==> flow/design.v (excerpt) <==
module fpga3(
    input [3:0] SW,
    input rot_A, input rot_B, input rot_dwn,
    input BTN0, input BTN1, input BTN2,
    input reset, input clk,
    output [7:0] LED,
	 output R, output G, output B,
	 output h_sync, output v_sync
    );
clock: 27.7 ns
lec_check: 0
abc_area: 1
cap_margin: 5
core_margin: 2
core_utilization: 72
cts_cluster_diameter: 233
place_density: 0.63
setup_slack_margin: 3.13
slew_margin: 20
run.sh (not shown) runs the stock make flow with config.mk's settings and CLKGATE_MAP_FILE=.
The starting point finished but failed the layout checks on setup timing.
Rerun with:
--- a/flow/config.mk
+++ b/flow/config.mk
@@ -8,2 +8 @@
-export ABC_AREA = 1
-export CAP_MARGIN = 5
+export CAP_MARGIN = 20
@@ -11,4 +10 @@
-export CORE_UTILIZATION = 72
-export CTS_CLUSTER_DIAMETER = 233
-export PLACE_DENSITY = 0.63
-export SETUP_SLACK_MARGIN = 3.13
+export CORE_UTILIZATION = 40
==> flow/constraint.sdc (replaced) <==
create_clock -name core_clock -period 50.0 [get_ports {clk}]
set_input_delay 10.0000 -clock core_clock [delete_from_list [all_inputs] [get_ports {clk}]]
set_output_delay 10.0000 -clock core_clock [all_outputs]
set_load 0.01 [all_outputs]
=> The new run finished clean; final cell count decreases by about 10%; utilization drops by 37 points; setup slack gets better by 2.6 ns; area after synthesis drops by 3.7%; critical path depth climbs by 2; routed wire length went down by 5.2%; final area drops by about 7%; hold slack improves by 0.0079 ns; global-route usage decreases by 19 points.

---

## red
fpga3 again, from the RTL that the note above started with.
make LEC_CHECK=0 ABC_AREA=0 CAP_MARGIN=20 CORE_MARGIN=2 CORE_UTILIZATION=72 CTS_CLUSTER_DIAMETER=311 CTS_CLUSTER_SIZE=72 PLACE_DENSITY_LB_ADDON=0.0 SETUP_SLACK_MARGIN=3.65 SLEW_MARGIN=20 finish   # period 12.4 ns
No crash in red: every stage finished, but the layout fails its final checks due to setup timing.
What blue does differently from red at the input level:
# red
export LEC_CHECK = 0
export ABC_AREA = 0
export CAP_MARGIN = 20
export CORE_MARGIN = 2
export CORE_UTILIZATION = 72
export CTS_CLUSTER_DIAMETER = 311
export CTS_CLUSTER_SIZE = 72
export PLACE_DENSITY_LB_ADDON = 0.0
export SETUP_SLACK_MARGIN = 3.65
export SLEW_MARGIN = 20
create_clock -name core_clock -period 12.4 [get_ports {clk}]
# blue
export LEC_CHECK = 0
export CAP_MARGIN = 20
export CORE_MARGIN = 2
export CORE_UTILIZATION = 40
export SLEW_MARGIN = 20
create_clock -name core_clock -period 48.5 [get_ports {clk}]
==> results <==
- Both conditions hold for blue: the flow ran to the end and the final layout passed the timing, DRC and antenna checks.
- Between red and blue, the cell row count is higher for blue.
- red → blue: final cell area excluding filler cells shows a reduction of 4500 µm².
- Of the two values seen for critical-path cell with the highest stage delay, fa_1 was produced by red and nor4_1 by blue.
- Any difference in filler-free cell count of the finished design between red and blue is small enough to ignore.
## Diff of input files: green against blue
# blue
export LEC_CHECK = 0
export CAP_MARGIN = 20
export CORE_MARGIN = 2
export CORE_UTILIZATION = 40
export SLEW_MARGIN = 20
create_clock -name core_clock -period 48.5 [get_ports {clk}]
# green
export LEC_CHECK = 0
export CAP_MARGIN = 20
export CORE_MARGIN = 2
export CORE_UTILIZATION = 48
export SLEW_MARGIN = 20
create_clock -name core_clock -period 48.5 [get_ports {clk}]
Findings:
- Area: green vs blue -> green smaller
- Sort blue and green by multi-input combinational area share desc -> top: green
- Summary of the comparison: worst setup margin is higher in green, relative to blue.
- blue -> green: fraction of registers with async set or reset after synthesis delta 0, exact match
Input changes introduced in orange (baseline for comparison: green):
# green
export LEC_CHECK = 0
export CAP_MARGIN = 20
export CORE_MARGIN = 2
export CORE_UTILIZATION = 48
export SLEW_MARGIN = 20
create_clock -name core_clock -period 48.5 [get_ports {clk}]
# orange
export LEC_CHECK = 0
export CAP_MARGIN = 20
export CORE_MARGIN = 2
export CORE_UTILIZATION = 72
export CTS_CLUSTER_SIZE = 50
export PLACE_DENSITY_LB_ADDON = 0.01
export SETUP_SLACK_MARGIN = 4.75
export SLEW_MARGIN = 20
create_clock -name core_clock -period 16.8 [get_ports {clk}]
--- outcome ---
orange finished all stages; however, its layout fails the closing checks, the failures being setup timing.
For green, the highest layer used for signal routing was met5, unlike orange, where it was met4.
Diff green -> orange: number of well taps has decreased, total wirelength of the detailed-routed design has increased, logic area has increased.
B as the capturing element of the worst setup path was reported by green, and R by orange.

---

fpga3 again, from the RTL that the note above started with.
==> flow/config.mk <==
export PLATFORM = sky130hd
export DESIGN_NAME = fpga3
export DESIGN_NICKNAME = fpga3
export VERILOG_FILES = /design/flow/design.v
export SDC_FILE = /design/flow/constraint.sdc
export NUM_CORES = 4
export LEC_CHECK = 0
export CAP_MARGIN = 20
export CELL_PAD_IN_SITES_GLOBAL_PLACEMENT = 3
export CORE_ASPECT_RATIO = 0.7
export CORE_MARGIN = 5
export CORE_UTILIZATION = 24
export CTS_CLUSTER_DIAMETER = 92
export CTS_CLUSTER_SIZE = 32
export GPL_TIMING_DRIVEN = 0
export MAX_ROUTING_LAYER = met4
export PLACE_DENSITY = 0.61
export SETUP_SLACK_MARGIN = 5.0
export SLEW_MARGIN = 20
export TNS_END_PERCENT = 40
==> flow/constraint.sdc <==
create_clock -name core_clock -period 85.5 [get_ports {clk}]
set_input_delay 17.1000 -clock core_clock [delete_from_list [all_inputs] [get_ports {clk}]]
set_output_delay 17.1000 -clock core_clock [all_outputs]
set_load 0.01 [all_outputs]
Rerun with:
ABC_AREA = 1   (was unset)
CELL_PAD_IN_SITES_GLOBAL_PLACEMENT = unset   (was 3)
CORE_ASPECT_RATIO = unset   (was 0.7)
CORE_MARGIN = 2   (was 5)
CORE_UTILIZATION = 40   (was 24)
CTS_CLUSTER_DIAMETER = unset   (was 92)
CTS_CLUSTER_SIZE = unset   (was 32)
MAX_ROUTING_LAYER = unset   (was met4)
PLACE_DENSITY = unset   (was 0.61)
SETUP_SLACK_MARGIN = unset   (was 5.0)
TNS_END_PERCENT = unset   (was 40)
clock period = 50.0 ns   (was 85.5 ns; I/O delays follow)
Wire length came out lower by 19%.
Clock-buffer cell count increases by 1.
Register-to-register slack got worse by 18 ns.
Critical path depth is unchanged.
Worst setup slack got worse by 7.4 ns.
